// smm
module smm(input clk, reset,
           input [7:0] readdata,
           output we, 
			  output [15:0] address,
			  output [7:0] writedata);
For scale: roughly 520 cells after synthesis, about 35 I/O pins, roughly 0.0048 sq mm of cells after synthesis.
make LEC_CHECK=0 CAP_MARGIN=20 CORE_MARGIN=2 CORE_UTILIZATION=52 CTS_CLUSTER_DIAMETER=232 CTS_CLUSTER_SIZE=100 PLACE_DENSITY=0.84 SETUP_SLACK_MARGIN=-0.06 SLEW_MARGIN=40 TNS_END_PERCENT=10 finish   # period 5.0 ns
run.sh (not shown) runs the stock make flow with config.mk's settings and CLKGATE_MAP_FILE=.
Rerun with:
--- a/flow/config.mk
+++ b/flow/config.mk
@@ -8,9 +8,8 @@
 export CAP_MARGIN = 20
-export CORE_MARGIN = 2
+export CORE_MARGIN = 9
 export CORE_UTILIZATION = 52
 export CTS_CLUSTER_DIAMETER = 232
-export CTS_CLUSTER_SIZE = 100
-export PLACE_DENSITY = 0.84
-export SETUP_SLACK_MARGIN = -0.06
-export SLEW_MARGIN = 40
+export CTS_CLUSTER_SIZE = 98
+export PLACE_DENSITY = 0.37
+export SLEW_MARGIN = 20
 export TNS_END_PERCENT = 10
Total power rose by a few percent.
Worst hold slack loses 3.6 ps.
Global-route usage went down by 5.7 points.
Via count is about the same.
Routed wire length increases by roughly a tenth.
Utilization is higher by 1.9 points.
Synthesized cell count stays the same.
Die size climbs by a quarter to a third.
Design area grows slightly.
Final cell count goes down slightly.
Sequential power barely changes.
Rerun with:
==> flow/config.mk (replaced) <==
export PLATFORM = sky130hd
export DESIGN_NAME = smm
export DESIGN_NICKNAME = smm
export VERILOG_FILES = /design/flow/design.v
export SDC_FILE = /design/flow/constraint.sdc
export NUM_CORES = 4
export LEC_CHECK = 0
export CAP_MARGIN = 20
export CORE_MARGIN = 2
export CORE_UTILIZATION = 40
export PLACE_DENSITY = 0.6
export SLEW_MARGIN = 20
Effect: The changed run finished clean; setup slack gets worse by 110 ps; clock-buffer cell count climbs by 1; core utilization falls by 15 points; cell count came out higher by a few percent; die area is lower slightly; routed wire length shrinks by a few percent; cell area climbs by a few percent; total power rose slightly; sequential share of layout area falls by 0.81 points; via count goes down slightly.
Rerun with:
--- a/flow/config.mk
+++ b/flow/config.mk
@@ -8,5 +8,10 @@
 export CAP_MARGIN = 20
+export CORE_ASPECT_RATIO = 0.91
 export CORE_MARGIN = 2
 export CORE_UTILIZATION = 40
-export PLACE_DENSITY = 0.6
-export SLEW_MARGIN = 20
+export GPL_TIMING_DRIVEN = 0
+export HOLD_SLACK_MARGIN = -0.06
+export MIN_ROUTING_LAYER = met2
+export PLACE_DENSITY_LB_ADDON = 0.04
+export SETUP_SLACK_MARGIN = -0.12
+export SLEW_MARGIN = 40
After rerunning:
- Now the flow finished with negative setup slack left
- global-route usage rises by 15 points
- count of clock-buffer cells in the layout rises by 1
- clock power drops by 4.0%
- final cell count came out higher by 2.2%


## lane 1
Starting RTL as in the previous note.
Settings: LEC_CHECK=0, CAP_MARGIN=20, CORE_MARGIN=2, CORE_UTILIZATION=62, CTS_CLUSTER_DIAMETER=29, CTS_CLUSTER_SIZE=17, PLACE_DENSITY=0.6, SETUP_SLACK_MARGIN=0.84, SLEW_MARGIN=20; clock period 3.22 ns.
Lane 1: it failed during global routing, and the tool reported DPL-0038.
Setup changes, lane 1 to lane 2
# lane 1
export LEC_CHECK = 0
export CAP_MARGIN = 20
export CORE_MARGIN = 2
export CORE_UTILIZATION = 62
export CTS_CLUSTER_DIAMETER = 29
export CTS_CLUSTER_SIZE = 17
export PLACE_DENSITY = 0.6
export SETUP_SLACK_MARGIN = 0.84
export SLEW_MARGIN = 20
create_clock -name core_clock -period 3.22 [get_ports {clk}]
# lane 2
export LEC_CHECK = 0
export ABC_AREA = 1
export CAP_MARGIN = 20
export CORE_MARGIN = 2
export CORE_UTILIZATION = 69
export CTS_CLUSTER_DIAMETER = 237
export CTS_CLUSTER_SIZE = 23
export PLACE_DENSITY = 0.6
export SETUP_SLACK_MARGIN = 0.84
export SLEW_MARGIN = 20
create_clock -name core_clock -period 2.86 [get_ports {clk}]
==> comparison <==
Lane 2 vs lane 1: post-synth design cell area up by a few percent. Diff lane 1 -> lane 2: worst setup slack before clock tree synthesis went up by 0.30 ns, total number of placement rows went down by 3.1%. On lane 2: chip area is 6.7% lower than what lane 1 gave. Total cell area reported by yosys after synthesis came out higher on lane 2 than on lane 1. As for a clean layout from lane 2 and lane 1, there is none. Seen in the log of lane 1: DPL-0038 during global routing, after which the run never completed. Area fraction in and, or, nand and nor cells for lane 2: 14 points up relative to lane 1.
The following lists how lane 3 was set up differently from lane 2:
# lane 2
export LEC_CHECK = 0
export ABC_AREA = 1
export CAP_MARGIN = 20
export CORE_MARGIN = 2
export CORE_UTILIZATION = 69
export CTS_CLUSTER_DIAMETER = 237
export CTS_CLUSTER_SIZE = 23
export PLACE_DENSITY = 0.6
export SETUP_SLACK_MARGIN = 0.84
export SLEW_MARGIN = 20
create_clock -name core_clock -period 2.86 [get_ports {clk}]
# lane 3
export LEC_CHECK = 0
export ABC_AREA = 1
export CAP_MARGIN = 20
export CORE_MARGIN = 2
export CORE_UTILIZATION = 65
export CTS_CLUSTER_DIAMETER = 230
export CTS_CLUSTER_SIZE = 99
export PLACE_DENSITY = 0.6
export SLEW_MARGIN = 20
export TNS_END_PERCENT = 5
create_clock -name core_clock -period 2.78 [get_ports {clk}]
--- outcome ---
Seen in the log of lane 2: DPL-0038 during clock tree synthesis, after which the run never completed. Lane 3: flow complete, layout not clean; failing: negative setup slack. Delta (lane 3 minus lane 2): routability congestion estimate increased about 6%; placed standard-cell area now sits higher; part of the Yosys area used for sequential elements level; floorplan utilization went down; total die size grew by 5.9%. In the metrics for lane 3 and lane 2, the one carrying the lower worst slack at placement is lane 3. Between lane 2 and lane 3, the flow reports cell count after placement increasing slightly. Floorplan row count ended up about 3.2% higher on lane 3 than on lane 2. [lane 3] vertical die dimension rose 2.9% relative to lane 2.
Setup changes, lane 3 to lane 4
# lane 3
export LEC_CHECK = 0
export ABC_AREA = 1
export CAP_MARGIN = 20
export CORE_MARGIN = 2
export CORE_UTILIZATION = 65
export CTS_CLUSTER_DIAMETER = 230
export CTS_CLUSTER_SIZE = 99
export PLACE_DENSITY = 0.6
export SLEW_MARGIN = 20
export TNS_END_PERCENT = 5
create_clock -name core_clock -period 2.78 [get_ports {clk}]
# lane 4
export LEC_CHECK = 0
export CAP_MARGIN = 20
export CORE_MARGIN = 2
export CORE_UTILIZATION = 69
export CTS_CLUSTER_SIZE = 17
export PLACE_DENSITY = 0.67
export SLEW_MARGIN = 20
create_clock -name core_clock -period 3.34 [get_ports {clk}]
--- outcome ---
Compared lane 4 against lane 3; async set-or-reset flop fraction in the synthesized netlist within noise. For lane 4, the flow was terminated by a tool error in global routing and produced no final design. Compared to lane 3, lane 4 has area fraction in full adders, half adders and majority gates 0.30 points higher. Relative to lane 3, multiplexer fraction of the synthesized cell area has increased by 13 points in lane 4. Re synthesized area: lane 4 and lane 3 aren't equal, and the lower value belongs to lane 4. Compared with lane 3, in lane 4 number of unique standard cell types used by synthesis went up by 19; placer's final routability congestion estimate went up by about 10%; y dimension of the die went down by about 4.4%. Count of standard-cell rows in lane 4 is about 6% below lane 3. Re final HPWL from detailed placement: lane 3 was lower than lane 4. Measured against lane 4, the count of placed standard cells including taps of lane 3 comes out at 1.3 times the reference value.
What lane 5 does differently from lane 4 at the input level:
# lane 4
export LEC_CHECK = 0
export CAP_MARGIN = 20
export CORE_MARGIN = 2
export CORE_UTILIZATION = 69
export CTS_CLUSTER_SIZE = 17
export PLACE_DENSITY = 0.67
export SLEW_MARGIN = 20
create_clock -name core_clock -period 3.34 [get_ports {clk}]
# lane 5
export LEC_CHECK = 0
export CAP_MARGIN = 20
export CORE_MARGIN = 2
export CORE_UTILIZATION = 66
export SETUP_SLACK_MARGIN = 0.89
export SLEW_MARGIN = 20
create_clock -name core_clock -period 3.39 [get_ports {clk}]
[summary]
Status(lane 5) = ERROR, stage = clock tree synthesis
Higher worst setup timing slack at the placement stage among lane 4 and lane 5: lane 5
Of lane 5 and lane 4, it is lane 5 that has the higher die span in x.
[compare] base=lane 4 new=lane 5: area fraction in and, or, nand and nor cells after synthesis essentially unchanged, die area increased about 4.3%.
Power and IR drop assume default switching activity.
